$ cat design/flow/design.v
module sin_h(
    input signed [15:0] r_in,
    output signed [15:0] r_out
    );
     wire signed [15:0] a,b,c,d;
     assign a = r_in + (r_in >>> 2);
     assign b = (a >>> 4)+(r_in >>> 6);
     assign c = b+a; 
     assign d = (c >>> 5)+(r_in);
     assign r_out = d >>>1;     
endmodule
module cos_h(
    input signed [15:0] r,
    output signed [15:0] r_o
    );
    wire signed [15:0] a,b,c,d;
  assign a = r + (r >>> 2);
  assign b = r + (a >>> 2);
  assign c = b >>> 9;
  assign d = r + (r >>> 3);
  assign r_o = c+d;
endmodule
module sinh_23(
    input signed [15:0] rin,
    input S,
    output signed [15:0] rout
    );
     wire signed [15:0] a,b,c,d,e;
     assign a = (rin >>> 4)+ rin;
     assign b = rin + (rin >>> 9);
     assign c = b + (a >>> 7);
     assign d = c >>> 2;
     assign e = b >>> 3;
     assign rout = S? d:e;
endmodule
module cosh_23(
    input signed [15:0] ri,
    input sel,
    output signed [15:0] ro
    );
    wire signed [15:0] a,b,c,d;
    assign a = ri >>>7;
    assign b = (ri >>> 8)+ ri;
    assign c = b >>> 5;
    assign d = sel? c:b;
    assign ro = d + ri;
endmodule
module sinh_45(
    input signed [15:0] rin,
    input s,
    output signed [15:0] rout    
    );
    wire signed [15:0] a,b,c;
    assign a = rin >>> 4;
    assign b = rin >>> 5;
    assign c = s? a:b;
    assign rout = c;
endmodule
module cosh_45(
    input signed [15:0] rin,
    input s,
    output signed [15:0] rout    
    );
    wire signed [15:0] a,b,c;
    assign a = rin >>> 11;
    assign b = rin >>> 9;
    assign c = s? b:a;
    assign rout = rin + c;
endmodule
module stage_1(
    input signed [15:0] x_in,
    input signed [15:0] y_in,
    input signed [15:0] ang_in,
    input clk,
    input reset,
    output reg signed [15:0] x_out,
    output reg signed [15:0] y_out,
    output reg signed [15:0] ang_out
    );
    wire signed [15:0] p,q,u,v,abs_theta;
    assign abs_theta = ang_in[15] ? (~ang_in + 1'b1) : ang_in;
    reg signed [15:0] r,s,w,x,z,k; 
    sin_h S1(.r_in(y_in), .r_out(q));
    sin_h S2(.r_in(x_in), .r_out(u));
    cos_h C1(.r(x_in), .r_o(p));
    cos_h C2(.r(y_in), .r_o(v));
    always @(posedge clk, posedge reset)
    begin
    if(reset)
      begin
      x_out <= 16'b0000000000000000;
      y_out <= 16'b0000000000000000;
      ang_out <= 16'b0000000000000000;
      end
    else
    begin
      if (abs_theta <= 16'b0001000000000000)
         begin
         x_out <= x_in;
         y_out <= y_in;
         ang_out <= ang_in;
         end
      else 
         begin
         case(ang_in[15])
         1'b0: begin 
              x_out <= p+q; 
              y_out <= u+v; 
              ang_out <= ang_in - 16'b0010000000000000; 
              end
         1'b1: begin 
              x_out <= p-q; 
              y_out <= v-u; 
              ang_out <= ang_in + 16'b0010000000000000; 
              end
          endcase
         end
  end
end
endmodule
module stage_23(
    input signed [15:0] x_pr,
    input signed [15:0] y_pr,
    input signed [15:0] ang_pr,
    input clk,
    input reset,
    output reg signed [15:0] sx2_op,
    output reg signed [15:0] sy2_op,
    output reg signed [15:0] sa2_op
    );
  wire signed [15:0] abs_theta,o1,o2,o3,o4,w1,w2,w3,w4;
  assign abs_theta = ang_pr[15] ? (~ang_pr + 1'b1) : ang_pr;
  wire sel23;
  assign sel23 = (abs_theta > 16'b0000110000000000)?1'b1:1'b0;
  sinh_23 S1(.rin(x_pr),.S(sel23),.rout(o1));
  sinh_23 S2(.rin(y_pr),.S(sel23),.rout(o2));
  cosh_23 C1(.ri(x_pr),.sel(sel23),.ro(o3));
  cosh_23 C2(.ri(y_pr),.sel(sel23),.ro(o4)); 
always @(posedge clk, posedge reset)
begin
  if(reset)
      begin
      sx2_op <= 16'b0000000000000000;
      sy2_op<= 16'b0000000000000000;
      sa2_op <= 16'b0000000000000000;
      end
  else 
     begin
     if (abs_theta > 16'b0000110000000000 | abs_theta <= 16'b0000010000000000)
      begin
      sx2_op <= x_pr;
      sy2_op <= y_pr;
      sa2_op <= ang_pr;
      end
  else
      begin
         if(ang_pr[15])
          begin
          sx2_op <= o3 - o2;
          sy2_op <= o4 - o1;
          sa2_op <= sel23? (ang_pr + 16'b0001000000000000) : (ang_pr + 16'b0000100000000000);
          end
         else
          begin
          sx2_op <= o3 + o2;
          sy2_op <= o4 + o1;
          sa2_op <= sel23? (ang_pr - 16'b0001000000000000) : (ang_pr - 16'b0000100000000000);
          end
      end 
    end
end
endmodule  
module stage_45(
    input signed [15:0] sx2_op,
    input signed [15:0] sy2_op,
    input signed [15:0] sa2_op,
    input clk,
    input reset,
    output reg signed [15:0] x_nxt,
    output reg signed [15:0] y_nxt,
    output reg signed [15:0] ang_nxt
    );
    wire signed [15:0] o5,o6,o7,o8,w5,w6,w7,w8,abs_theta2;
    wire sel45;
    assign abs_theta2 = sa2_op[15] ? (~sa2_op + 1'b1) : sa2_op;
    assign sel45 = (abs_theta2 > 16'b0000001100000000)? 1'b1:1'b0;
sinh_45 S3(.rin(sx2_op),.s(sel45),.rout(o5));
sinh_45 S4(.rin(sy2_op),.s(sel45),.rout(o6));
cosh_45 C3(.rin(sx2_op),.s(sel45),.rout(o7));
cosh_45 C4(.rin(sy2_op),.s(sel45),.rout(o8));
always @(posedge clk, posedge reset)
begin
   if(reset)
      begin
      x_nxt <= 16'b0000000000000000;
      y_nxt <= 16'b0000000000000000;
      ang_nxt <= 16'b0000000000000000;
      end
   else
      begin
         if(abs_theta2 <= 16'b0000000100000000)
             begin
             x_nxt <= sx2_op;
             y_nxt <= sy2_op;
             ang_nxt <= sa2_op;
             end 
         else
             begin
             if(sa2_op[15])
                begin
                x_nxt <= o7 - o5;
                y_nxt <= o8 - o6;
                ang_nxt <= sel45? (sa2_op + 16'b0000010000000000) : (sa2_op + 16'b0000001000000000);
                end
             else
                begin
                x_nxt <= o7 + o5;
                y_nxt <= o8 + o6;
                ang_nxt <= sel45? (sa2_op - 16'b0000010000000000) : (sa2_op - 16'b0000001000000000);
                end
             end
      end
end
endmodule
module last_stage(
    input signed [15:0] x3,
    input signed [15:0] y3,
    input signed [15:0] ang3,
    input clk,
    input reset,
    output reg signed [15:0] xf,
    output reg signed [15:0] yf
    );
    wire signed [15:0] abs_theta,w1,w2,w3,w4,w5,w6;
    assign abs_theta = ang3[15] ? (~ang3 + 1'b1) : ang3;
    wire [3:0] k;
    assign k = abs_theta[15:12] + abs_theta[11];
    assign w1 = y3 >>> 9;
    assign w2 = x3 >>> 9;
    assign w3 = k*w1;
    assign w4 = k*w2;
    always @(posedge clk, posedge reset)
    begin
       if (reset)
         begin
         xf <= 16'b0000000000000000;
         yf <= 16'b0000000000000000;
         end
       else 
          begin
               if (ang3[15])
                 begin
                 xf <= x3 + w3;
                 yf <= y3 + w4;
                 end
               else 
                 begin
                 xf <= x3 - w3;
                 yf <= y3 - w4;
                 end
          end
    end
endmodule
`timescale 1ns / 100ps
module cordic_2taylor (
input clk,
input reset,
input signed [15:0] ang,
input signed [15:0] xin,
input signed [15:0] yin,
output signed [15:0] Xout,
output signed [15:0] Yout);
wire signed [15:0] x1, y1, theta1;           
wire signed [15:0] x2, y2, theta2;           
wire signed [15:0] x3, y3, theta3;           
    stage_1 S1(xin,yin,ang,clk,reset,x1,y1,theta1);
    stage_23 S2(x1,y1,theta1,clk,reset,x2,y2,theta2);
    stage_45 S3(x2,y2,theta2,clk,reset,x3,y3,theta3);
    last_stage S4(x3,y3,theta3,clk,reset,Xout,Yout);
endmodule
$ cat design/flow/run.sh
#!/bin/bash
# the make line also repeats each setting of config.mk as NAME=value (left out here)
make -C /OpenROAD-flow-scripts/flow DESIGN_CONFIG=/design/flow/config.mk WORK_HOME=/design/flow/orfs CLKGATE_MAP_FILE= finish
$ cat design/flow/config.mk
export PLATFORM = sky130hd
export DESIGN_NAME = cordic_2taylor
export DESIGN_NICKNAME = cordic_2taylor
export VERILOG_FILES = /design/flow/design.v
export SDC_FILE = /design/flow/constraint.sdc
export NUM_CORES = 4
export LEC_CHECK = 0
export CAP_MARGIN = 35
export CELL_PAD_IN_SITES_DETAIL_PLACEMENT = 1
export CORE_ASPECT_RATIO = 1.24
export CORE_MARGIN = 3
export CORE_UTILIZATION = 40
export CTS_CLUSTER_DIAMETER = 265
export GPL_ROUTABILITY_DRIVEN = 0
export GPL_TIMING_DRIVEN = 0
export HOLD_SLACK_MARGIN = 0.13
export MAX_ROUTING_LAYER = met4
export PLACE_DENSITY_LB_ADDON = 0.26
export SETUP_SLACK_MARGIN = 1.6
export SLEW_MARGIN = 20
export TNS_END_PERCENT = 20
$ cat design/flow/constraint.sdc
create_clock -name core_clock -period 13.7 [get_ports {clk}]
set_input_delay 2.7400 -clock core_clock [delete_from_list [all_inputs] [get_ports {clk}]]
set_output_delay 2.7400 -clock core_clock [all_outputs]
set_load 0.01 [all_outputs]
==> impl_metrics.json, run 1 <==
{
  "top_cell": "ha_1",
  "worstSkewPairLatency_ns": 0.47,
  "fillerInstances": 9983,
  "cts-root-buf": "clkbuf_16",
  "ys_async_sr_fraction_pct": 100,
  "simple_gate_share_pct": 19.6,
  "edf_count": 0,
  "holdCritStartpoint": "S2.sa2_op[7]",
  "grt_pass1_vias": 33400,
  "floorplan.nets": 4781,
  "yosysWarnings": 4,
  "syn_avg_cell_area_um2": 7.79,
  "wl_per_cell_um": 20.1,
  "fp_util_pct": 40.5,
  "slowest_stage": "clkdlybuf4s50_1",
  "cpPeakStageDelay_ns": 0.86,
  "synth_cells": 4147,
  "numSynthFlops": 176,
  "grtUsageMet3_pct": 3.05,
  "hold_violations": 0,
  "r2r_slack_ns": 4.54,
  "crit_end": "S1.y_out[15]",
  "yosys_most_used_dff": "dfrtp_1",
  "ant_nets": 0,
  "std_cell_rows": 115,
  "clk_pin_slew_ns": 0.07,
  "fin_area_mm2": 0.0353,
  "cp_top_family": "AND-OR/OR-AND gates",
  "outcome": "complete, no violations",
  "die_w_um": 261,
  "nNetsFinal": 4890,
  "worstSetupPathType": "in -> reg",
  "dp.final_hpwl_mm": 88.4,
  "use_met2_pct": 47.1,
  "rr_worst_depth": 36,
  "critPathLaunch": "xin[6]",
  "cp.arrival_ns": 12.04,
  "dpl.cell_count": 5286,
  "xor_area_share_pct": 11.0,
  "ios": 82,
  "die_height_um": 322,
  "synth.cell_area_mm2": 0.0323,
  "slew_violations": 0,
  "grt_usage_pct": 25.8,
  "clk_path_buf_depth": 2,
  "holdPathEnd": "S3.ang_nxt[7]",
  "finalNonFillerCells": 5323,
  "tightest_slew_ns": 0.922,
  "synth_top_area_share_pct": 18.2,
  "initialDrtViolationCount": 1634,
  "viasPerCell": 5.89,
  "grt_max_degree": 99,
  "vias": 31300,
  "cts_tree": "built",
  "warnings": 42,
  "dr.pass1.iters": 7,
  "portBuffers": 81,
  "yosys-top-cells-area": "ha_1 18%, dfrtp_1 14%, fa_1 7.0%",
  "yosys_cells": 4147,
  "grt_overflow": 0,
  "hold_path.class": "reg -> reg",
  "postCtsHoldBufs": 0,
  "reg2reg_from": "S1.ang_out[1]",
  "post-route-period-util_pct": 85.3,
  "relSlewSlack_pct": 38.1,
  "clock_sinks": 176,
  "critical_path_buf_inv_count": 2,
  "skew_ns": 0.0138,
  "cap_violations": 0,
  "holdPathStages": 0,
  "start_kind": "primary input",
  "dpl_cell_area_mm2": 0.0345,
  "setup_viol": 0,
  "fin_tns_setup_ns": 0,
  "area_growth_pct": 9.32,
  "grt_busiest_layer": "met2",
  "crit_path_end_kind": "register",
  "drc_errors": 0,
  "core-area_mm2": 0.0797,
  "cts-htree-levels": 4,
  "synth.distinct_cells": 101,
  "cts_made_buffers": 17,
  "ys_seq_share_pct": 13.6,
  "rsz0062_at_grt": "false",
  "antenna_found_initial": 1,
  "fa_ha_area_share_pct": 25.3,
  "muxShareOfSynthArea_pct": 1.39,
  "worst_hold_slack_ns": 0.435,
  "path_max_fanout": 8,
  "cp.required_ns": 14.05,
  "top_area_cell": "ha_1",
  "cp_num_cells": 37,
  "fmax_mhz": 85.6,
  "reg2reg_to": "S2.sx2_op[15]",
  "ys_top_logic_family": "adder cells",
  "ys_chip_area_mm2": 0.0323,
  "top_cells_by_count": "471 x ha_1, 393 x nand2_1, 377 x inv_1",
  "grt_pass1_wl_mm": 170,
  "compound_area_share_pct": 23.3,
  "grt_use_met1_pct": 25.8,
  "die-area_mm2": 0.0842,
  "routed_wl_mm": 107,
  "finalCriticalPeriod_ns": 11.69
}
[layer usage]
layer | share of wire (%) | up-vias
met5 | 0 | -
met4 | 7.2 | 0
met3 | 3.3 | 326
met2 | 52 | 705
met1 | 38 | 15300
li1 | - | 15000
[layout make-up]
type	count	area, um^2	share of cell area, %
multi-input cells	3486	26200	74.3
well taps	1053	1320	3.73
repair buffers	90	900	2.55
plain buffers	107	424	1.20
clock buffers	18	439	1.24
flip-flops and latches	176	4400	12.5
inverters	378	1430	4.04
clock inverters	14	161	0.457
diodes	1	2.50	0.00709
[stage by stage]
stage	setup WS (ns)	util, %
floorplan	2.82	-
global placement	0.981	43.2
detailed placement	0.934	43.3
CTS	1.56	44.1
global route	1.57	44.3
finish	2.01	44.3
[what timing repair did]
item                                    4_1_cts  5_1_grt
pin swaps                                     0        3
resized                                       4       39
endpoints found under the setup margin        2        7
buffers inserted                              0        4
endpoints found under the hold margin         0        0
==> run 2, diff against run 1 <==
CAP_MARGIN = 25   (was 35)
CELL_PAD_IN_SITES_DETAIL_PLACEMENT = default   (was 1)
CORE_ASPECT_RATIO = default   (was 1.24)
CORE_MARGIN = 2   (was 3)
CORE_UTILIZATION = 72   (was 40)
CTS_CLUSTER_DIAMETER = 337   (was 265)
CTS_CLUSTER_SIZE = 61   (was default)
GPL_ROUTABILITY_DRIVEN = 1   (was 0)
GPL_TIMING_DRIVEN = 1   (was 0)
HOLD_SLACK_MARGIN = default   (was 0.13)
MIN_ROUTING_LAYER = met1   (was default)
PLACE_DENSITY_LB_ADDON = 0.05   (was 0.26)
SETUP_SLACK_MARGIN = default   (was 1.6)
TNS_END_PERCENT = default   (was 20)
clock period = 8.53 ns   (was 13.7 ns; I/O delays follow)
==> run 2 against run 1 <==
Against the previous run: the flow now stops in 5_1_grt; synthesized cell count unchanged; synthesized area unchanged; die size down 45%.
==> impl_metrics.json, run 2 <==
{
  "core-area_mm2": 0.0442,
  "top_cell": "ha_1",
  "synth_top_area_share_pct": 18.2,
  "yosys_most_used_dff": "dfrtp_1",
  "portBuffers": 81,
  "die_w_um": 216,
  "outcome": "did not finish",
  "die-area_mm2": 0.0466,
  "syn_avg_cell_area_um2": 7.79,
  "ys_seq_share_pct": 13.6,
  "fa_ha_area_share_pct": 25.3,
  "clock_sinks": 176,
  "clk_path_buf_depth": 2,
  "floorplan.nets": 4781,
  "yosysWarnings": 4,
  "fp_util_pct": 73.1,
  "cts-htree-levels": 4,
  "ys_async_sr_fraction_pct": 100,
  "gp_congestion": 0.995,
  "synth.cell_area_mm2": 0.0323,
  "numSynthFlops": 176,
  "grt_overflow": 6,
  "grt_usage_pct": 75.0,
  "muxShareOfSynthArea_pct": 1.39,
  "cts_made_buffers": 17,
  "compound_area_share_pct": 23.3,
  "die_height_um": 216,
  "cts-root-buf": "clkbuf_16",
  "synth.distinct_cells": 101,
  "ios": 82,
  "dpl_cell_area_mm2": 0.0373,
  "stop_error": "[ERROR GRT-0232] Routing congestion too high. Check the congestion heatmap in the GUI.",
  "yosys-top-cells-area": "ha_1 18%, dfrtp_1 14%, fa_1 7.0%",
  "synth_cells": 4147,
  "ys_chip_area_mm2": 0.0323,
  "simple_gate_share_pct": 19.6,
  "top_cells_by_count": "471 x ha_1, 393 x nand2_1, 377 x inv_1",
  "dp.final_hpwl_mm": 75.4,
  "xor_area_share_pct": 11.0,
  "top_area_cell": "ha_1",
  "ys_top_logic_family": "adder cells",
  "yosys_cells": 4147,
  "std_cell_rows": 77,
  "haltStage": "5_1_grt",
  "edf_count": 0,
  "dpl.cell_count": 5181
}
==> run 2: stage by stage <==
step	TNS [ns]	hold slack [ns]	setup slack, ns
global placement	-15.87	0.410	-1.23
detailed placement	-21.65	0.411	-1.55
CTS	-0.387	0.435	-0.188
floorplan	-0.924	0.385	-0.442
==> run 2: repair_timing <==
item,in CTS
pin swaps,127
resized,204
hold endpoints to repair,0
endpoints found under the setup margin,18
hold buffers,0
buffers inserted,34
==> run 2: layer usage <==
metal | GRT overflow | global-route usage [%]
met1 | 0 | 73.4
met2 | 2 | 91.6
met3 | 0 | 58.7
met4 | 4 | 70.0
met5 | - | -
==> run 3, diff against run 2 <==
CAP_MARGIN = 35   (was 25)
CELL_PAD_IN_SITES_DETAIL_PLACEMENT = 2   (was default)
CORE_ASPECT_RATIO = 1.24   (was default)
CORE_UTILIZATION = 40   (was 72)
CTS_CLUSTER_DIAMETER = default   (was 337)
CTS_CLUSTER_SIZE = default   (was 61)
GPL_ROUTABILITY_DRIVEN = default   (was 1)
GPL_TIMING_DRIVEN = 0   (was 1)
HOLD_SLACK_MARGIN = 0.17   (was default)
MAX_ROUTING_LAYER = default   (was met4)
MIN_ROUTING_LAYER = default   (was met1)
PLACE_DENSITY_LB_ADDON = 0.26   (was 0.05)
SETUP_SLACK_MARGIN = 1.97   (was default)
clock period = 14.3 ns   (was 8.53 ns; I/O delays follow)
==> run 3 against run 2 <==
Against the previous run: the flow again stops in 5_1_grt; die size is 78% higher; synthesized cell count stayed put; synthesized area stayed put.
==> impl_metrics.json, run 3 <==
{
  "compound_area_share_pct": 23.3,
  "top_cells_by_count": "471 x ha_1, 393 x nand2_1, 377 x inv_1",
  "dpl.cell_count": 5295,
  "top_cell": "ha_1",
  "yosysWarnings": 4,
  "clk_path_buf_depth": 2,
  "dp.final_hpwl_mm": 134,
  "ys_async_sr_fraction_pct": 100,
  "ios": 82,
  "fa_ha_area_share_pct": 25.3,
  "fp_util_pct": 40.2,
  "outcome": "did not finish",
  "yosys_cells": 4147,
  "synth_cells": 4147,
  "numSynthFlops": 176,
  "ys_top_logic_family": "adder cells",
  "grt_overflow": 3,
  "synth.cell_area_mm2": 0.0323,
  "ys_chip_area_mm2": 0.0323,
  "simple_gate_share_pct": 19.6,
  "synth.distinct_cells": 101,
  "edf_count": 0,
  "die_height_um": 320,
  "clock_sinks": 176,
  "cts-htree-levels": 4,
  "ys_seq_share_pct": 13.6,
  "die_w_um": 259,
  "cts-root-buf": "clkbuf_16",
  "yosys_most_used_dff": "dfrtp_1",
  "haltStage": "5_1_grt",
  "top_area_cell": "ha_1",
  "xor_area_share_pct": 11.0,
  "grt_usage_pct": 58.4,
  "floorplan.nets": 4781,
  "synth_top_area_share_pct": 18.2,
  "postCtsHoldBufs": 0,
  "yosys-top-cells-area": "ha_1 18%, dfrtp_1 14%, fa_1 7.0%",
  "std_cell_rows": 116,
  "core-area_mm2": 0.0804,
  "portBuffers": 81,
  "gp_congestion": 0.936,
  "cts_made_buffers": 17,
  "syn_avg_cell_area_um2": 7.79,
  "die-area_mm2": 0.0831,
  "stop_error": "[ERROR GRT-0232] Routing congestion too high. Check the congestion heatmap in the GUI.",
  "muxShareOfSynthArea_pct": 1.39
}
-- run 3: repair_timing --
item                                    in CTS
gates cloned                                 0
gates resized                               44
endpoints found under the setup margin      11
pin swaps                                    2
setup buffers                                2
-- run 3: through the flow --
stage               util, %  worst slack [ns]  area [um^2]
global placement       42.8              1.53        34400
detailed placement     42.9             0.587        34500
CTS                    43.9              2.00        35300
floorplan                 -              3.30        32300
-- run 3: metal layers --
metal / overflow / track usage [%]
met5: 0 / 12.4
met2: 1 / 81.4
met1: 0 / 52.5
met3: 0 / 39.6
met4: 2 / 64.6
==> run 4, diff against run 3 <==
CAP_MARGIN = 25   (was 35)
CORE_ASPECT_RATIO = 1.26   (was 1.24)
CORE_MARGIN = 10   (was 2)
CORE_UTILIZATION = 67   (was 40)
GPL_ROUTABILITY_DRIVEN = 0   (was default)
HOLD_SLACK_MARGIN = default   (was 0.17)
MAX_ROUTING_LAYER = met5   (was default)
PLACE_DENSITY = 0.42   (was default)
PLACE_DENSITY_LB_ADDON = default   (was 0.26)
SETUP_SLACK_MARGIN = default   (was 1.97)
clock period = 13.1 ns   (was 14.3 ns; I/O delays follow)
==> run 4 against run 3 <==
Against the previous run: the flow stops in 3_5_place_dp; synthesized cell count did not move; die size shrank 31%; synthesized area did not move.
==> impl_metrics.json, run 4 <==
{
  "simple_gate_share_pct": 19.6,
  "ys_async_sr_fraction_pct": 100,
  "muxShareOfSynthArea_pct": 1.39,
  "top_area_cell": "ha_1",
  "ios": 82,
  "std_cell_rows": 90,
  "top_cells_by_count": "471 x ha_1, 393 x nand2_1, 377 x inv_1",
  "outcome": "did not finish",
  "edf_count": 0,
  "yosys-top-cells-area": "ha_1 18%, dfrtp_1 14%, fa_1 7.0%",
  "ys_chip_area_mm2": 0.0323,
  "core-area_mm2": 0.0479,
  "portBuffers": 81,
  "die-area_mm2": 0.0575,
  "fa_ha_area_share_pct": 25.3,
  "syn_avg_cell_area_um2": 7.79,
  "synth_cells": 4147,
  "numSynthFlops": 176,
  "die_w_um": 216,
  "ys_seq_share_pct": 13.6,
  "yosys_cells": 4147,
  "synth.distinct_cells": 101,
  "floorplan.nets": 4781,
  "compound_area_share_pct": 23.3,
  "haltStage": "3_5_place_dp",
  "yosysWarnings": 4,
  "synth.cell_area_mm2": 0.0323,
  "top_cell": "ha_1",
  "synth_top_area_share_pct": 18.2,
  "stop_error": "[ERROR DPL-0033] detailed placement checks failed during check placement.",
  "ys_top_logic_family": "adder cells",
  "yosys_most_used_dff": "dfrtp_1",
  "xor_area_share_pct": 11.0,
  "fp_util_pct": 67.5,
  "die_height_um": 266
}
-- run 4: through the flow --
| step | area, um^2 | worst slack, ns | std cells | hold slack, ns |
|---|---|---|---|---|
| after global placement | 33900 | 0.481 | 4872 | 0.407 |
| after floorplan | 32300 | 2.34 | 4147 | 0.385 |
==> run 5, diff against run 4 <==
CELL_PAD_IN_SITES_DETAIL_PLACEMENT = default   (was 2)
CORE_ASPECT_RATIO = default   (was 1.26)
CORE_MARGIN = 2   (was 10)
CORE_UTILIZATION = 68   (was 67)
CTS_CLUSTER_DIAMETER = 337   (was default)
CTS_CLUSTER_SIZE = 61   (was default)
GPL_ROUTABILITY_DRIVEN = 1   (was 0)
GPL_TIMING_DRIVEN = 1   (was 0)
MAX_ROUTING_LAYER = met4   (was met5)
MIN_ROUTING_LAYER = met1   (was default)
PLACE_DENSITY = default   (was 0.42)
TNS_END_PERCENT = 5   (was default)
clock period = 8.47 ns   (was 13.1 ns; I/O delays follow)
==> run 5 against run 4 <==
Against the previous run: now fails the layout checks on setup timing; die size shrank 14%; synthesized cell count unchanged; synthesized area unchanged.
==> impl_metrics.json, run 5 <==
{
  "synth_cells": 4147,
  "vias": 34100,
  "antenna_cells": 0,
  "routed_wl_mm": 105,
  "grt_max_degree": 77,
  "yosys_cells": 4147,
  "nNetsFinal": 5314,
  "grt_usage_pct": 37.9,
  "core-area_mm2": 0.0468,
  "grt_overflow": 0,
  "yosysWarnings": 4,
  "cp_num_cells": 42,
  "fa_ha_area_share_pct": 25.3,
  "holdCritStartpoint": "S2.sa2_op[7]",
  "slowest_stage": "fa_1",
  "floorplan.nets": 4781,
  "syn_avg_cell_area_um2": 7.79,
  "cts_made_buffers": 17,
  "die-area_mm2": 0.0493,
  "reg2reg_from": "S1.y_out[9]",
  "critPathLaunch": "xin[0]",
  "ios": 82,
  "die_height_um": 222,
  "xor_area_share_pct": 11.0,
  "worstSetupPathType": "in -> reg",
  "gp_congestion": 0.983,
  "std_cell_rows": 79,
  "top_cell": "ha_1",
  "dr.pass1.iters": 9,
  "crit_top_cell": "o21ai_2",
  "cap_violations": 0,
  "numSynthFlops": 176,
  "synth.cell_area_mm2": 0.0323,
  "edf_count": 0,
  "die_w_um": 222,
  "cp.required_ns": 8.89,
  "initialDrtViolationCount": 3300,
  "compound_area_share_pct": 23.3,
  "tightest_slew_ns": 0.970,
  "top_area_cell": "ha_1",
  "fp_util_pct": 69.1,
  "portBuffers": 81,
  "wl_per_cell_um": 19.8,
  "path_max_fanout": 4,
  "grt_pass1_vias": 31500,
  "so_faults": "setup timing",
  "antenna_found_initial": 0,
  "reg2reg_to": "S2.sx2_op[15]",
  "synth.distinct_cells": 101,
  "cp.arrival_ns": 10.06,
  "synth_top_area_share_pct": 18.2,
  "finalCriticalPeriod_ns": 9.64,
  "ys_top_logic_family": "adder cells",
  "hold_path.class": "reg -> reg",
  "start_kind": "primary input",
  "clock_sinks": 176,
  "ys_seq_share_pct": 13.6,
  "fin_ws_ns": -1.17,
  "dp.final_hpwl_mm": 72.8,
  "cpPeakStageDelay_ns": 0.65,
  "crit_path_end_kind": "register",
  "muxShareOfSynthArea_pct": 1.39,
  "critical_path_buf_inv_count": 8,
  "r2r_slack_ns": 0.64,
  "holdPathStages": 0,
  "cts-root-buf": "clkbuf_16",
  "ys_async_sr_fraction_pct": 100,
  "grt_pass1_wl_mm": 150,
  "relSlewSlack_pct": 35.1,
  "holdPathEnd": "S3.ang_nxt[7]",
  "rr_worst_depth": 31,
  "clk_path_buf_depth": 2,
  "skew_ns": 0.0161,
  "pre_cts_ws_ns": -1.61,
  "drc_errors": 0,
  "viasPerCell": 6.44,
  "cp_top_family": "AND-OR/OR-AND gates",
  "outcome": "failed layout checks",
  "slew_violations": 0,
  "warnings": 46,
  "simple_gate_share_pct": 19.6,
  "setup_viol": 17,
  "ant_nets": 0,
  "top_cells_by_count": "471 x ha_1, 393 x nand2_1, 377 x inv_1",
  "fmax_mhz": 104,
  "yosys_most_used_dff": "dfrtp_1",
  "cts_tree": "built",
  "post-route-period-util_pct": 114,
  "clk_pin_slew_ns": 0.08,
  "yosys-top-cells-area": "ha_1 18%, dfrtp_1 14%, fa_1 7.0%",
  "worstSkewPairLatency_ns": 0.48,
  "area_growth_pct": 22.6,
  "crit_end": "S1.x_out[12]",
  "cts-htree-levels": 4,
  "ys_chip_area_mm2": 0.0323,
  "rsz0062_at_grt": "true",
  "hold_violations": 0
}
## run 5: metrics by stage
stage | util, % | hold slack (ns) | area [um^2] | setup TNS [ns] | std cells
2_1_floorplan | - | 0.385 | 32400 | -2.02 | 4147
3_5_place_dp | 79.7 | 0.417 | 37200 | -22.95 | 5207
6_report | 84.7 | 0.427 | 39600 | -10.48 | 5300
5_1_grt | 84.7 | 0.434 | 39600 | -13.27 | 5300
3_3_place_gp | 79.7 | 0.410 | 37200 | -19.58 | 5207
4_1_cts | 82.6 | 0.426 | 38600 | -3.26 | 5276
## run 5: final cells by class
cell class	count	area (um^2)
clock buffer	19	433
clock inverter	13	168
fill	2772	7150
inverter	378	1420
multi-input combinational	3486	27500
sequential	176	4410
tap	607	759
timing repair buffer	621	4910
## run 5: repair_timing
| item | 4_1_cts | 5_1_grt |
|---|---|---|
| hold buffers | 0 | 0 |
| setup buffers | 37 | 26 |
| gates resized | 141 | 171 |
| hold endpoints to repair | 0 | 0 |
| pin swaps | 124 | 135 |
| setup endpoints to repair | 19 | 21 |
## run 5: layer usage
| layer | vias up | track usage, % | part of all wire [%] |
|---|---|---|---|
| met3 | 673 | 3.63 | 6.8 |
| met5 | - | - | 0 |
| met4 | 0 | 21.3 | 8.5 |
| met1 | 15900 | 43.4 | 37 |
| li1 | 15900 | - | - |
| met2 | 1692 | 65.2 | 47 |
==> run 6, diff against run 5 <==
ABC_AREA = 1   (was default)
CAP_MARGIN = 20   (was 25)
CORE_ASPECT_RATIO = 0.5   (was default)
CORE_UTILIZATION = 72   (was 68)
CTS_CLUSTER_DIAMETER = 381   (was 337)
CTS_CLUSTER_SIZE = 98   (was 61)
GPL_ROUTABILITY_DRIVEN = default   (was 1)
GPL_TIMING_DRIVEN = default   (was 1)
HOLD_SLACK_MARGIN = 0.28   (was default)
MAX_ROUTING_LAYER = default   (was met4)
MIN_ROUTING_LAYER = default   (was met1)
SETUP_SLACK_MARGIN = 0.85   (was default)
clock period = 5.13 ns   (was 8.47 ns; I/O delays follow)
==> run 6 against run 5 <==
Against the previous run: synthesized cell count is 9.8% higher; synthesized area is 2.5% lower; die size down 7.6%; the flow now stops in 5_1_grt.
==> impl_metrics.json, run 6 <==
{
  "top_area_cell": "ha_1",
  "core-area_mm2": 0.0434,
  "ys_chip_area_mm2": 0.0315,
  "top_cell": "nand2_1",
  "dp.final_hpwl_mm": 88.3,
  "grt_usage_pct": 88.9,
  "yosys-top-cells-area": "ha_1 19%, dfrtp_1 14%, nand2_1 11%",
  "ios": 82,
  "ys_seq_share_pct": 14.0,
  "fa_ha_area_share_pct": 25.9,
  "dpl.cell_count": 5955,
  "postCtsHoldBufs": 0,
  "grt_overflow": 638,
  "std_cell_rows": 54,
  "pre_cts_ws_ns": -3.68,
  "clock_sinks": 176,
  "cts-htree-levels": 4,
  "dpl_cell_area_mm2": 0.0392,
  "compound_area_share_pct": 15.5,
  "synth.cell_area_mm2": 0.0315,
  "die-area_mm2": 0.0455,
  "ys_top_logic_family": "adder cells",
  "cts-root-buf": "clkbuf_16",
  "portBuffers": 81,
  "stop_error": "[ERROR GRT-0116] Global routing finished with congestion. Check the congestion regions in the DRC Viewer.",
  "cts_made_buffers": 17,
  "synth_top_area_share_pct": 18.7,
  "floorplan.nets": 5186,
  "yosysWarnings": 4,
  "yosys_most_used_dff": "dfrtp_1",
  "muxShareOfSynthArea_pct": 0,
  "simple_gate_share_pct": 21.4,
  "edf_count": 0,
  "fp_util_pct": 72.6,
  "gp_congestion": 0.983,
  "die_w_um": 300,
  "synth.distinct_cells": 59,
  "numSynthFlops": 176,
  "outcome": "did not finish",
  "ys_async_sr_fraction_pct": 100,
  "clk_path_buf_depth": 2,
  "synth_cells": 4552,
  "syn_avg_cell_area_um2": 6.92,
  "yosys_cells": 4552,
  "top_cells_by_count": "959 x nand2_1, 792 x inv_1, 471 x ha_1",
  "haltStage": "5_1_grt",
  "die_height_um": 152,
  "xor_area_share_pct": 12.6
}
==> run 6: repair_timing <==
action	in CTS
endpoints found under the hold margin	0
buffers inserted	59
setup endpoints to repair	117
pin swaps	212
gates resized	345
==> run 6: per-stage QoR <==
stage                     util [%]
after floorplan                  -
after global placement        90.3
after detailed placement      90.3
after CTS                     95.8
==> run 6: layer usage <==
metal | GRT overflow | track usage [%]
met1 | 17 | 87.0
met5 | 2 | 45.3
met4 | 254 | 95.6
met3 | 20 | 77.6
met2 | 345 | 101
==> run 7, diff against run 6 <==
ABC_AREA = 0   (was 1)
CAP_MARGIN = 0   (was 20)
CELL_PAD_IN_SITES_GLOBAL_PLACEMENT = 0   (was default)
CORE_ASPECT_RATIO = default   (was 0.5)
CORE_UTILIZATION = 67   (was 72)
CTS_CLUSTER_DIAMETER = default   (was 381)
CTS_CLUSTER_SIZE = default   (was 98)
HOLD_SLACK_MARGIN = default   (was 0.28)
MAX_ROUTING_LAYER = met5   (was default)
PLACE_DENSITY = 0.38   (was default)
SETUP_SLACK_MARGIN = 0.99   (was 0.85)
TNS_END_PERCENT = 100   (was 5)
clock period = 5.97 ns   (was 5.13 ns; I/O delays follow)
==> run 7 against run 6 <==
Against the previous run: the run fails in 4_1_cts; synthesized area grew 2.6%; synthesized cell count shrank 8.9%; die size grew 9.8%.
==> impl_metrics.json, run 7 <==
{
  "dpl.cell_count": 5862,
  "haltStage": "4_1_cts",
  "dpl_cell_area_mm2": 0.0430,
  "compound_area_share_pct": 23.3,
  "dp.final_hpwl_mm": 97.6,
  "outcome": "did not finish",
  "die_w_um": 224,
  "yosys-top-cells-area": "ha_1 18%, dfrtp_1 14%, fa_1 7.0%",
  "syn_avg_cell_area_um2": 7.79,
  "top_area_cell": "ha_1",
  "ys_chip_area_mm2": 0.0323,
  "synth_top_area_share_pct": 18.2,
  "fa_ha_area_share_pct": 25.3,
  "floorplan.nets": 4781,
  "gp_congestion": 0.975,
  "yosys_most_used_dff": "dfrtp_1",
  "fp_util_pct": 67.8,
  "top_cells_by_count": "471 x ha_1, 393 x nand2_1, 377 x inv_1",
  "numSynthFlops": 176,
  "die-area_mm2": 0.0500,
  "synth_cells": 4147,
  "simple_gate_share_pct": 19.6,
  "die_height_um": 224,
  "top_cell": "ha_1",
  "yosysWarnings": 4,
  "synth.distinct_cells": 101,
  "yosys_cells": 4147,
  "ys_seq_share_pct": 13.6,
  "std_cell_rows": 80,
  "portBuffers": 81,
  "muxShareOfSynthArea_pct": 1.39,
  "xor_area_share_pct": 11.0,
  "edf_count": 0,
  "ys_top_logic_family": "adder cells",
  "ys_async_sr_fraction_pct": 100,
  "synth.cell_area_mm2": 0.0323,
  "ios": 82,
  "stop_error": "[ERROR DPL-0038] Utilization greater than 100%, impossible to legalize",
  "core-area_mm2": 0.0476
}
run 7: through the flow:
stage,worst slack [ns],setup TNS (ns)
3_5_place_dp,-3.94,-102.75
2_1_floorplan,-2.49,-36.57
3_3_place_gp,-3.23,-78.44
==> run 8, diff against run 7 <==
ABC_AREA = 1   (was 0)
CELL_PAD_IN_SITES_GLOBAL_PLACEMENT = default   (was 0)
CORE_UTILIZATION = 58   (was 67)
CTS_CLUSTER_DIAMETER = 328   (was default)
CTS_CLUSTER_SIZE = 98   (was default)
HOLD_SLACK_MARGIN = 0.25   (was default)
MAX_ROUTING_LAYER = default   (was met5)
PLACE_DENSITY = 0.42   (was 0.38)
SETUP_SLACK_MARGIN = -0.61   (was 0.99)
TNS_END_PERCENT = 45   (was 100)
clock period = 10.0 ns   (was 5.97 ns; I/O delays follow)
==> run 8 against run 7 <==
Against the previous run: now clean on timing, DRC and antenna; die size rose by 12%; synthesized area decreased by 2.5%; synthesized cell count rose by 9.8%.
==> impl_metrics.json, run 8 <==
{
  "top_cell": "nand2_1",
  "cpPeakStageDelay_ns": 0.51,
  "top_cells_by_count": "959 x nand2_1, 792 x inv_1, 471 x ha_1",
  "post-route-period-util_pct": 95.0,
  "grt_max_degree": 116,
  "clk_pin_slew_ns": 0.08,
  "crit_end": "S1.x_out[15]",
  "ios": 82,
  "floorplan.nets": 5186,
  "antenna_cells": 0,
  "cts-root-buf": "clkbuf_16",
  "cp_top_family": "AND-OR/OR-AND gates",
  "routed_wl_mm": 78.0,
  "outcome": "complete, no violations",
  "crit_path_end_kind": "register",
  "ys_top_logic_family": "adder cells",
  "fa_ha_area_share_pct": 25.9,
  "warnings": 45,
  "antenna_found_initial": 0,
  "viasPerCell": 5.32,
  "path_max_fanout": 4,
  "fin_ws_ns": 0.503,
  "grt_usage_pct": 28.3,
  "start_kind": "primary input",
  "cts-htree-levels": 4,
  "slew_violations": 0,
  "reg2reg_to": "S4.xf[15]",
  "ctsResizeCount": 0,
  "die_w_um": 237,
  "hold_path.class": "reg -> reg",
  "synth_cells": 4552,
  "tightest_slew_ns": 1.09,
  "worstSetupPathType": "in -> reg",
  "fin_area_mm2": 0.0340,
  "yosys-top-cells-area": "ha_1 19%, dfrtp_1 14%, nand2_1 11%",
  "drc_errors": 0,
  "grt_pass1_vias": 26900,
  "post-route-util_pct": 63.4,
  "std_cell_rows": 85,
  "synth.distinct_cells": 59,
  "post_cts_buffers": 0,
  "simple_gate_share_pct": 21.4,
  "fin_tns_setup_ns": 0,
  "portBuffers": 81,
  "reg2reg_from": "S3.ang_nxt[3]",
  "dp.final_hpwl_mm": 66.1,
  "xor_area_share_pct": 12.6,
  "ant_nets": 0,
  "vias": 28500,
  "fp_util_pct": 58.6,
  "critPathLaunch": "yin[2]",
  "setup_viol": 0,
  "cts_made_buffers": 17,
  "gp_congestion": 0.938,
  "yosys_cells": 4552,
  "numSynthFlops": 176,
  "edf_count": 0,
  "relSlewSlack_pct": 26.9,
  "holdPathStages": 0,
  "cp_num_cells": 49,
  "dpl_cell_area_mm2": 0.0334,
  "rr_worst_depth": 36,
  "hold_violations": 0,
  "fmax_mhz": 105,
  "ys_async_sr_fraction_pct": 100,
  "yosys_most_used_dff": "dfrtp_1",
  "grt_pass1_wl_mm": 130,
  "die_height_um": 237,
  "critical_path_buf_inv_count": 10,
  "syn_avg_cell_area_um2": 6.92,
  "cap_violations": 0,
  "r2r_slack_ns": 2.18,
  "clk_path_buf_depth": 2,
  "finalCriticalPeriod_ns": 9.50,
  "initialDrtViolationCount": 1466,
  "skew_ns": 0.0184,
  "dr.pass1.iters": 6,
  "pre_cts_ws_ns": -0.000766,
  "compound_area_share_pct": 15.5,
  "postCtsHoldBufs": 0,
  "core-area_mm2": 0.0537,
  "die-area_mm2": 0.0562,
  "wl_per_cell_um": 14.5,
  "synth_top_area_share_pct": 18.7,
  "synth.cell_area_mm2": 0.0315,
  "grt_overflow": 0,
  "ys_chip_area_mm2": 0.0315,
  "muxShareOfSynthArea_pct": 0,
  "slowest_stage": "fa_1",
  "top_area_cell": "ha_1",
  "nNetsFinal": 5291,
  "holdCritStartpoint": "S2.sa2_op[8]",
  "clock_sinks": 176,
  "cp.arrival_ns": 9.89,
  "area_growth_pct": 8.11,
  "holdPathEnd": "S3.ang_nxt[8]",
  "cp.required_ns": 10.39,
  "worstSkewPairLatency_ns": 0.51,
  "cts_tree": "built",
  "yosysWarnings": 4,
  "ys_seq_share_pct": 14.0
}
[run 8: routing by layer]
layer	up-vias	routed length (um)	track usage, %	share of wire [%]
met3	134	1990	2.61	2.6
met4	0	2850	11.3	3.6
met1	12900	33800	33.3	43
li1	15000	-	-	-
met2	472	39400	52.6	50
met5	-	0	0	0
[run 8: layout make-up]
class                   count  area (um^2)
well taps                 696          871
repair buffers            153         1350
clock buffers              17          425
flip-flops and latches    176         4400
inverters                 801         3020
fillers                  5156        19700
multi-input cells        3508        23800
clock inverters            15          211
[run 8: metrics by stage]
step                      instances  hold slack [ns]
after global routing           5366            0.431
after detailed placement       5334            0.405
after floorplan                4552            0.354
final                          5366            0.405
after global placement         5334            0.403
after CTS                      5366            0.407
==> run 9, diff against run 8 <==
ABC_AREA = default   (was 1)
CORE_UTILIZATION = 72   (was 58)
CTS_CLUSTER_DIAMETER = 104   (was 328)
CTS_CLUSTER_SIZE = default   (was 98)
HOLD_SLACK_MARGIN = default   (was 0.25)
MAX_ROUTING_LAYER = met4   (was default)
PLACE_DENSITY = 0.67   (was 0.42)
SETUP_SLACK_MARGIN = 1.5   (was -0.61)
TNS_END_PERCENT = default   (was 45)
clock period = 9.51 ns   (was 10.0 ns; I/O delays follow)
==> run 9 against run 8 <==
Against the previous run: the flow now stops in 5_1_grt; synthesized cell count fell by 8.9%; die size fell by 17%; synthesized area rose by 2.6%.
==> impl_metrics.json, run 9 <==
{
  "ys_seq_share_pct": 13.6,
  "ys_top_logic_family": "adder cells",
  "synth.distinct_cells": 101,
  "outcome": "did not finish",
  "dpl.cell_count": 5105,
  "clk_path_buf_depth": 2,
  "cts_made_buffers": 17,
  "synth_top_area_share_pct": 18.2,
  "floorplan.nets": 4781,
  "top_cells_by_count": "471 x ha_1, 393 x nand2_1, 377 x inv_1",
  "core-area_mm2": 0.0442,
  "numSynthFlops": 176,
  "die_height_um": 216,
  "portBuffers": 81,
  "ios": 82,
  "synth_cells": 4147,
  "syn_avg_cell_area_um2": 7.79,
  "xor_area_share_pct": 11.0,
  "yosys_cells": 4147,
  "haltStage": "5_1_grt",
  "dpl_cell_area_mm2": 0.0369,
  "yosysWarnings": 4,
  "fp_util_pct": 73.1,
  "edf_count": 0,
  "top_cell": "ha_1",
  "die-area_mm2": 0.0466,
  "fa_ha_area_share_pct": 25.3,
  "cts-root-buf": "clkbuf_16",
  "dp.final_hpwl_mm": 72.9,
  "simple_gate_share_pct": 19.6,
  "cts-htree-levels": 4,
  "ys_async_sr_fraction_pct": 100,
  "clock_sinks": 176,
  "std_cell_rows": 77,
  "pre_cts_ws_ns": -0.647,
  "ys_chip_area_mm2": 0.0323,
  "top_area_cell": "ha_1",
  "die_w_um": 216,
  "gp_congestion": 0.984,
  "compound_area_share_pct": 23.3,
  "yosys-top-cells-area": "ha_1 18%, dfrtp_1 14%, fa_1 7.0%",
  "muxShareOfSynthArea_pct": 1.39,
  "yosys_most_used_dff": "dfrtp_1",
  "synth.cell_area_mm2": 0.0323
}
run 9: timing repair:
item / CTS
buffers inserted: 45
hold buffers: 0
gates resized: 165
endpoints found under the setup margin: 26
pin swaps: 122
endpoints found under the hold margin: 0
run 9: metrics by stage:
| stage | util, % | setup TNS [ns] |
|---|---|---|
| after CTS | 86.7 | 0 |
| after detailed placement | 83.4 | -3.05 |
| after global placement | 83.4 | -1.32 |
| after floorplan | - | 0 |
==> run 10, diff against run 9 <==
CAP_MARGIN = 25   (was 0)
CORE_UTILIZATION = 42   (was 72)
CTS_CLUSTER_DIAMETER = 337   (was 104)
CTS_CLUSTER_SIZE = 61   (was default)
GPL_ROUTABILITY_DRIVEN = 1   (was default)
GPL_TIMING_DRIVEN = 0   (was default)
MIN_ROUTING_LAYER = met1   (was default)
PLACE_DENSITY = default   (was 0.67)
SETUP_SLACK_MARGIN = 0.72   (was 1.5)
clock period = 6.54 ns   (was 9.51 ns; I/O delays follow)
==> run 10 against run 9 <==
Against the previous run: the layout now fails its checks (setup timing); synthesized area unchanged; die size rose by 70%; synthesized cell count unchanged.
==> impl_metrics.json, run 10 <==
{
  "outcome": "failed layout checks",
  "so_faults": "setup timing",
  "cp_top_family": "AND-OR/OR-AND gates",
  "cts_made_buffers": 17,
  "crit_end": "S1.y_out[15]",
  "top_area_cell": "ha_1",
  "fin_area_mm2": 0.0431,
  "synth.cell_area_mm2": 0.0323,
  "cts-root-buf": "clkbuf_16",
  "cp.arrival_ns": 8.93,
  "top_cell": "ha_1",
  "nNetsFinal": 5251,
  "fa_ha_area_share_pct": 25.3,
  "die_height_um": 281,
  "xor_area_share_pct": 11.0,
  "critical_path_buf_inv_count": 5,
  "routed_wl_mm": 109,
  "wl_per_cell_um": 19.3,
  "hold_violations": 0,
  "pre_cts_ws_ns": -3.76,
  "viasPerCell": 5.72,
  "compound_area_share_pct": 23.3,
  "ant_nets": 0,
  "synth.distinct_cells": 101,
  "grtUsageMet3_pct": 2.48,
  "grt_overflow": 0,
  "crit_top_cell": "o21ai_2",
  "post-route-period-util_pct": 131,
  "clock_sinks": 176,
  "cpPeakStageDelay_ns": 0.53,
  "cap_violations": 0,
  "numSynthFlops": 176,
  "top_cells_by_count": "471 x ha_1, 393 x nand2_1, 377 x inv_1",
  "crit_path_end_kind": "register",
  "skew_ns": 0.0167,
  "yosys_cells": 4147,
  "grt_use_met1_pct": 34.7,
  "dr.pass1.iters": 5,
  "setup_viol": 31,
  "portBuffers": 81,
  "grt_busiest_layer": "met2",
  "dpl_cell_area_mm2": 0.0355,
  "antenna_found_initial": 3,
  "ys_seq_share_pct": 13.6,
  "initialDrtViolationCount": 2371,
  "die-area_mm2": 0.0791,
  "cp.required_ns": 6.90,
  "start_kind": "primary input",
  "fin_ws_ns": -2.03,
  "ys_chip_area_mm2": 0.0323,
  "cts_tree": "built",
  "holdPathStages": 0,
  "worstSkewPairLatency_ns": 0.48,
  "path_max_fanout": 4,
  "grt_pass1_wl_mm": 166,
  "rr_worst_depth": 26,
  "grt_max_degree": 38,
  "die_w_um": 281,
  "slowest_stage": "fa_1",
  "clk_path_buf_depth": 2,
  "yosys_most_used_dff": "dfrtp_1",
  "ys_async_sr_fraction_pct": 100,
  "holdPathEnd": "S3.ang_nxt[7]",
  "holdCritStartpoint": "S2.sa2_op[7]",
  "synth_top_area_share_pct": 18.2,
  "cts-htree-levels": 4,
  "core-area_mm2": 0.0761,
  "yosysWarnings": 4,
  "muxShareOfSynthArea_pct": 1.39,
  "reg2reg_to": "S2.sx2_op[15]",
  "ys_top_logic_family": "adder cells",
  "clk_pin_slew_ns": 0.08,
  "grt_usage_pct": 27.3,
  "floorplan.nets": 4781,
  "finalCriticalPeriod_ns": 8.57,
  "use_met2_pct": 46.0,
  "relSlewSlack_pct": 21.9,
  "tightest_slew_ns": 1.17,
  "grt_pass1_vias": 30300,
  "synth_cells": 4147,
  "vias": 32400,
  "gp_congestion": 0.943,
  "ios": 82,
  "worstSetupPathType": "in -> reg",
  "syn_avg_cell_area_um2": 7.79,
  "std_cell_rows": 101,
  "rsz0062_at_grt": "true",
  "fp_util_pct": 42.5,
  "drc_errors": 0,
  "area_growth_pct": 33.4,
  "yosys-top-cells-area": "ha_1 18%, dfrtp_1 14%, fa_1 7.0%",
  "slew_violations": 0,
  "warnings": 44,
  "r2r_slack_ns": -0.60,
  "fmax_mhz": 117,
  "hold_path.class": "reg -> reg",
  "cp_num_cells": 39,
  "simple_gate_share_pct": 19.6,
  "edf_count": 0,
  "reg2reg_from": "S1.y_out[15]",
  "critPathLaunch": "xin[2]",
  "dp.final_hpwl_mm": 82.4
}
[run 10: repair_timing]
action	4_1_cts	5_1_grt
pin swaps	347	276
gates resized	658	368
setup buffers	254	110
cloned	0	0
endpoints found under the setup margin	91	90
hold buffers	0	0
[run 10: cell type report]
class	instances	area (um^2)
clock inverter	14	211
fill	6842	33000
timing repair buffer	451	3960
multi-input combinational	3486	30600
antenna	3	7.51
clock buffer	18	429
buffer	107	733
sequential	176	4440
inverter	378	1440
tap	1030	1290
[run 10: per-layer routing]
metal | vias to the layer above | wire, um | share of wire [%]
li1 | 15700 | - | -
met5 | - | 0 | 0
met1 | 15700 | 47700 | 44
met3 | 180 | 5110 | 4.7
met4 | 0 | 3450 | 3.2
met2 | 853 | 53100 | 49
[run 10: stage by stage]
step	utilization, %	std cells	hold slack, ns	TNS (ns)
2_1_floorplan	-	4147	0.385	-23.20
3_3_place_gp	46.5	5258	0.404	-85.77
3_5_place_dp	46.6	5264	0.407	-87.30
4_1_cts	53.3	5550	0.425	-30.36
5_1_grt	56.7	5663	0.439	-44.17
6_report	56.7	5663	0.430	-32.67
==> run 11, diff against run 10 <==
CAP_MARGIN = 15   (was 25)
CELL_PAD_IN_SITES_GLOBAL_PLACEMENT = 3   (was default)
CORE_ASPECT_RATIO = 0.53   (was default)
CORE_MARGIN = 9   (was 2)
CTS_CLUSTER_DIAMETER = 21   (was 337)
SLEW_MARGIN = 40   (was 20)
clock period = 14.8 ns   (was 6.54 ns; I/O delays follow)
==> run 11 against run 10 <==
Against the previous run: now clean on timing, DRC and antenna; clock skew is 0.00084 ns lower; global-route usage is 0.48 points higher; sequential share of layout area is 2.2 points higher; core utilization is 10 points lower; first-iteration DRC count is 41% higher.
==> impl_metrics.json, run 11 <==
{
  "outcome": "complete, no violations",
  "grt_overflow": 0,
  "antenna_found_initial": 5,
  "holdPathStages": 0,
  "tightest_slew_ns": 0.931,
  "post_cts_buffers": 0,
  "yosysWarnings": 4,
  "reg2reg_from": "S1.ang_out[1]",
  "viasPerCell": 5.81,
  "slew_violations": 0,
  "clk_pin_slew_ns": 0.07,
  "grt_pass1_vias": 27100,
  "compound_area_share_pct": 23.3,
  "portBuffers": 81,
  "cts-root-buf": "clkbuf_16",
  "post-route-period-util_pct": 88.5,
  "path_max_fanout": 5,
  "clk_path_buf_depth": 2,
  "yosys-top-cells-area": "ha_1 18%, dfrtp_1 14%, fa_1 7.0%",
  "nNetsFinal": 4887,
  "cp_num_cells": 39,
  "fa_ha_area_share_pct": 25.3,
  "postCtsHoldBufs": 0,
  "drc_errors": 0,
  "cp.required_ns": 15.16,
  "synth.cell_area_mm2": 0.0323,
  "holdPathEnd": "S3.ang_nxt[7]",
  "yosys_most_used_dff": "dfrtp_1",
  "skew_ns": 0.0158,
  "warnings": 43,
  "top_area_cell": "ha_1",
  "yosys_cells": 4147,
  "critical_path_buf_inv_count": 3,
  "relSlewSlack_pct": 37.5,
  "cpPeakStageDelay_ns": 0.78,
  "ios": 82,
  "grt_pass1_wl_mm": 180,
  "floorplan.nets": 4781,
  "rr_worst_depth": 36,
  "setup_viol": 0,
  "wl_per_cell_um": 22.9,
  "holdCritStartpoint": "S2.sa2_op[7]",
  "synth_cells": 4147,
  "cp_top_family": "AND-OR/OR-AND gates",
  "critPathLaunch": "xin[1]",
  "core-area_mm2": 0.0755,
  "cts_made_buffers": 17,
  "ctsResizeCount": 0,
  "reg2reg_to": "S2.sx2_op[15]",
  "fmax_mhz": 76.4,
  "fp_util_pct": 42.8,
  "vias": 30700,
  "ys_top_logic_family": "adder cells",
  "routed_wl_mm": 121,
  "ys_chip_area_mm2": 0.0323,
  "area_growth_pct": 9.05,
  "top_cells_by_count": "471 x ha_1, 393 x nand2_1, 377 x inv_1",
  "worstSetupPathType": "in -> reg",
  "top_cell": "ha_1",
  "cts_tree": "built",
  "ys_async_sr_fraction_pct": 100,
  "worstSkewPairLatency_ns": 0.49,
  "simple_gate_share_pct": 19.6,
  "die_w_um": 399,
  "crit_path_end_kind": "register",
  "die-area_mm2": 0.0877,
  "xor_area_share_pct": 11.0,
  "muxShareOfSynthArea_pct": 1.39,
  "grt_max_degree": 56,
  "synth_top_area_share_pct": 18.2,
  "syn_avg_cell_area_um2": 7.79,
  "dr.pass1.iters": 6,
  "clock_sinks": 176,
  "initialDrtViolationCount": 3338,
  "edf_count": 0,
  "synth.distinct_cells": 101,
  "cp.arrival_ns": 13.46,
  "gp_congestion": 0.960,
  "cts-htree-levels": 4,
  "fin_tns_setup_ns": 0,
  "rsz0062_at_grt": "false",
  "r2r_slack_ns": 5.29,
  "numSynthFlops": 176,
  "ant_nets": 0,
  "grt_usage_pct": 27.8,
  "std_cell_rows": 73,
  "start_kind": "primary input",
  "slowest_stage": "clkdlybuf4s50_1",
  "die_height_um": 220,
  "cap_violations": 0,
  "post-route-util_pct": 46.6,
  "hold_path.class": "reg -> reg",
  "crit_top_cell": "o21ai_0",
  "dp.final_hpwl_mm": 103,
  "crit_end": "S1.y_out[15]",
  "ys_seq_share_pct": 13.6,
  "worst_hold_slack_ns": 0.431,
  "hold_violations": 0,
  "finalCriticalPeriod_ns": 13.10
}
## run 11: layer usage
layer | up-vias | share of wire [%] | GRT usage, %
met2 | 1245 | 29 | 26.5
li1 | 15000 | - | -
met3 | 28 | 14 | 11.7
met5 | - | 0 | -
met1 | 14400 | 57 | 48.1
met4 | 0 | 0.32 | 2.00
## run 11: layout make-up
cell class / count / area (um^2)
Fill cell: 7672 / 40300
Multi-Input combinational cell: 3486 / 26200
Antenna cell: 3 / 7.51
Timing Repair Buffer: 87 / 916
Clock buffer: 20 / 457
Tap cell: 1012 / 1270
Clock inverter: 12 / 140
Buffer: 107 / 442
Inverter: 378 / 1430
Sequential cell: 176 / 4400
## run 11: stage by stage
step	worst slack (ns)	instances	area, um^2
3_5_place_dp	1.52	5245	34500
6_report	1.70	5281	35200
4_1_cts	1.98	5277	35100
2_1_floorplan	3.70	4147	32300
5_1_grt	1.04	5280	35200
3_3_place_gp	1.37	5240	34400
==> run 12, diff against run 11 <==
ABC_AREA = 1   (was default)
CAP_MARGIN = 20   (was 15)
CELL_PAD_IN_SITES_GLOBAL_PLACEMENT = default   (was 3)
CORE_ASPECT_RATIO = default   (was 0.53)
CORE_MARGIN = 2   (was 9)
CORE_UTILIZATION = 72   (was 42)
CTS_CLUSTER_DIAMETER = default   (was 21)
CTS_CLUSTER_SIZE = default   (was 61)
GPL_ROUTABILITY_DRIVEN = default   (was 1)
GPL_TIMING_DRIVEN = default   (was 0)
MAX_ROUTING_LAYER = default   (was met4)
MIN_ROUTING_LAYER = default   (was met1)
PLACE_DENSITY_LB_ADDON = 0.14   (was default)
SETUP_SLACK_MARGIN = default   (was 0.72)
SLEW_MARGIN = 20   (was 40)
TNS_END_PERCENT = 5   (was default)
clock period = 7.32 ns   (was 14.8 ns; I/O delays follow)
==> run 12 against run 11 <==
Against the previous run: the flow now stops in 5_1_grt; die size down 48%; synthesized area down 2.5%; synthesized cell count grew 9.8%.
==> impl_metrics.json, run 12 <==
{
  "synth_top_area_share_pct": 18.7,
  "top_cell": "nand2_1",
  "fp_util_pct": 73.1,
  "ys_chip_area_mm2": 0.0315,
  "edf_count": 0,
  "std_cell_rows": 76,
  "dpl_cell_area_mm2": 0.0365,
  "portBuffers": 81,
  "muxShareOfSynthArea_pct": 0,
  "fa_ha_area_share_pct": 25.9,
  "synth_cells": 4552,
  "clk_path_buf_depth": 2,
  "dp.final_hpwl_mm": 72.2,
  "yosys-top-cells-area": "ha_1 19%, dfrtp_1 14%, nand2_1 11%",
  "outcome": "did not finish",
  "clock_sinks": 176,
  "ios": 82,
  "synth.cell_area_mm2": 0.0315,
  "top_area_cell": "ha_1",
  "yosysWarnings": 4,
  "cts-htree-levels": 4,
  "yosys_cells": 4552,
  "cts_made_buffers": 17,
  "ys_seq_share_pct": 14.0,
  "core-area_mm2": 0.0431,
  "haltStage": "5_1_grt",
  "simple_gate_share_pct": 21.4,
  "gp_congestion": 0.960,
  "yosys_most_used_dff": "dfrtp_1",
  "xor_area_share_pct": 12.6,
  "compound_area_share_pct": 15.5,
  "syn_avg_cell_area_um2": 6.92,
  "floorplan.nets": 5186,
  "ys_async_sr_fraction_pct": 100,
  "synth.distinct_cells": 59,
  "top_cells_by_count": "959 x nand2_1, 792 x inv_1, 471 x ha_1",
  "die_w_um": 213,
  "ys_top_logic_family": "adder cells",
  "numSynthFlops": 176,
  "postCtsHoldBufs": 0,
  "cts-root-buf": "clkbuf_16",
  "die-area_mm2": 0.0454,
  "die_height_um": 213
}
==> run 12: through the flow <==
step | setup TNS [ns] | setup WS, ns | std cells
2_1_floorplan | -2.75 | -0.479 | 4552
3_3_place_gp | -23.12 | -1.48 | 5613
3_5_place_dp | -30.23 | -1.66 | 5613
4_1_cts | -3.41 | -0.503 | 5678
==> run 12: repair_timing <==
action	in CTS
pin swaps	124
gates resized	186
setup endpoints to repair	26
setup buffers	33
==> run 13, diff against run 12 <==
ABC_AREA = default   (was 1)
CAP_MARGIN = 0   (was 20)
CTS_CLUSTER_DIAMETER = 104   (was default)
MAX_ROUTING_LAYER = met4   (was default)
PLACE_DENSITY_LB_ADDON = default   (was 0.14)
SETUP_SLACK_MARGIN = -0.63   (was default)
TNS_END_PERCENT = default   (was 5)
clock period = 8.46 ns   (was 7.32 ns; I/O delays follow)
==> run 13 against run 12 <==
Against the previous run: synthesized cell count shrank 8.9%; die size grew 2.6%; now fails the layout checks on setup timing; synthesized area grew 2.6%.
==> impl_metrics.json, run 13 <==
{
  "edf_count": 0,
  "cp_top_family": "AND-OR/OR-AND gates",
  "grt_overflow": 0,
  "synth_cells": 4147,
  "xor_area_share_pct": 11.0,
  "fa_ha_area_share_pct": 25.3,
  "tightest_slew_ns": 1.07,
  "top_area_cell": "ha_1",
  "portBuffers": 81,
  "worstSetupPathType": "in -> reg",
  "relSlewSlack_pct": 28.2,
  "critPathLaunch": "yin[0]",
  "nNetsFinal": 5272,
  "hold_violations": 0,
  "core-area_mm2": 0.0442,
  "grt_pass1_vias": 32400,
  "die-area_mm2": 0.0466,
  "worst_hold_slack_ns": 0.439,
  "muxShareOfSynthArea_pct": 1.39,
  "area_growth_pct": 20.2,
  "fp_util_pct": 73.1,
  "worstSkewPairLatency_ns": 0.50,
  "cp.arrival_ns": 9.99,
  "grt_max_degree": 115,
  "warnings": 48,
  "so_faults": "setup timing",
  "cp.required_ns": 8.86,
  "pre_cts_ws_ns": -1.68,
  "ys_chip_area_mm2": 0.0323,
  "antenna_found_initial": 2,
  "simple_gate_share_pct": 19.6,
  "ys_top_logic_family": "adder cells",
  "dp.final_hpwl_mm": 73.9,
  "top_cell": "ha_1",
  "wl_per_cell_um": 20.6,
  "dr.pass1.iters": 7,
  "vias": 35000,
  "routed_wl_mm": 108,
  "cpPeakStageDelay_ns": 0.54,
  "ys_seq_share_pct": 13.6,
  "final-comb-area_mm2": 0.0271,
  "crit_top_cell": "buf_4",
  "crit_end": "S1.x_out[13]",
  "holdPathEnd": "S3.ang_nxt[7]",
  "r2r_slack_ns": 0.41,
  "die_w_um": 216,
  "synth.distinct_cells": 101,
  "grt_usage_pct": 41.5,
  "fillerInstances": 2336,
  "ys_async_sr_fraction_pct": 100,
  "setup_viol": 18,
  "path_max_fanout": 4,
  "clock_sinks": 176,
  "start_kind": "primary input",
  "finalCriticalPeriod_ns": 9.59,
  "numSynthFlops": 176,
  "clk_pin_slew_ns": 0.09,
  "gp_congestion": 0.995,
  "std_cell_rows": 77,
  "synth.cell_area_mm2": 0.0323,
  "post-route-period-util_pct": 113,
  "fin_ws_ns": -1.13,
  "die_height_um": 216,
  "synth_top_area_share_pct": 18.2,
  "rsz0062_at_grt": "true",
  "yosys_most_used_dff": "dfrtp_1",
  "grt_pass1_wl_mm": 155,
  "top_cells_by_count": "471 x ha_1, 393 x nand2_1, 377 x inv_1",
  "yosys_cells": 4147,
  "rr_worst_depth": 30,
  "postCtsHoldBufs": 0,
  "syn_avg_cell_area_um2": 7.79,
  "dpl_cell_area_mm2": 0.0372,
  "viasPerCell": 6.67,
  "drc_errors": 0,
  "ios": 82,
  "cts-htree-levels": 4,
  "crit_path_end_kind": "register",
  "post-route-util_pct": 87.8,
  "regArea_mm2": 0.00441,
  "cp_num_cells": 43,
  "holdPathStages": 0,
  "slew_violations": 0,
  "slowest_stage": "fa_1",
  "skew_ns": 0.0262,
  "ant_nets": 0,
  "reg2reg_to": "S2.sx2_op[15]",
  "cap_violations": 0,
  "cts_made_buffers": 17,
  "clk_path_buf_depth": 2,
  "compound_area_share_pct": 23.3,
  "cts_tree": "built",
  "holdCritStartpoint": "S2.sa2_op[7]",
  "floorplan.nets": 4781,
  "cts-root-buf": "clkbuf_16",
  "fin_area_mm2": 0.0388,
  "yosysWarnings": 4,
  "critical_path_buf_inv_count": 10,
  "hold_path.class": "reg -> reg",
  "fmax_mhz": 104,
  "yosys-top-cells-area": "ha_1 18%, dfrtp_1 14%, fa_1 7.0%",
  "outcome": "failed layout checks",
  "initialDrtViolationCount": 3435,
  "reg2reg_from": "S1.y_out[9]"
}
-- run 13: routing by layer --
layer  global-route usage, %  vias up  routed length [um]
met5                       -        -                   0
met4                    25.9        0               10000
met3                    5.10      817                8380
met2                    70.5     2141               50300
met1                    46.4    16200               39100
li1                        -    15800                   -
-- run 13: cell type report --
class,instances,share of cell area (%)
antenna,2,0.0129
clock buffer,18,1.13
clock inverter,14,0.487
inverter,378,3.67
multi-input combinational,3486,69.8
sequential,176,11.3
tap,592,1.91
timing repair buffer,579,11.7
-- run 13: repair_timing --
action,in CTS,in global routing
resized,54,164
pin swaps,23,78
setup buffers,11,22
endpoints found under the setup margin,11,15
-- run 13: through the flow --
stage	instances	TNS [ns]
after detailed placement	5189	-23.61
after floorplan	4147	-2.09
after global placement	5189	-17.76
after CTS	5232	-6.33
after global routing	5245	-15.83
final	5245	-11.41
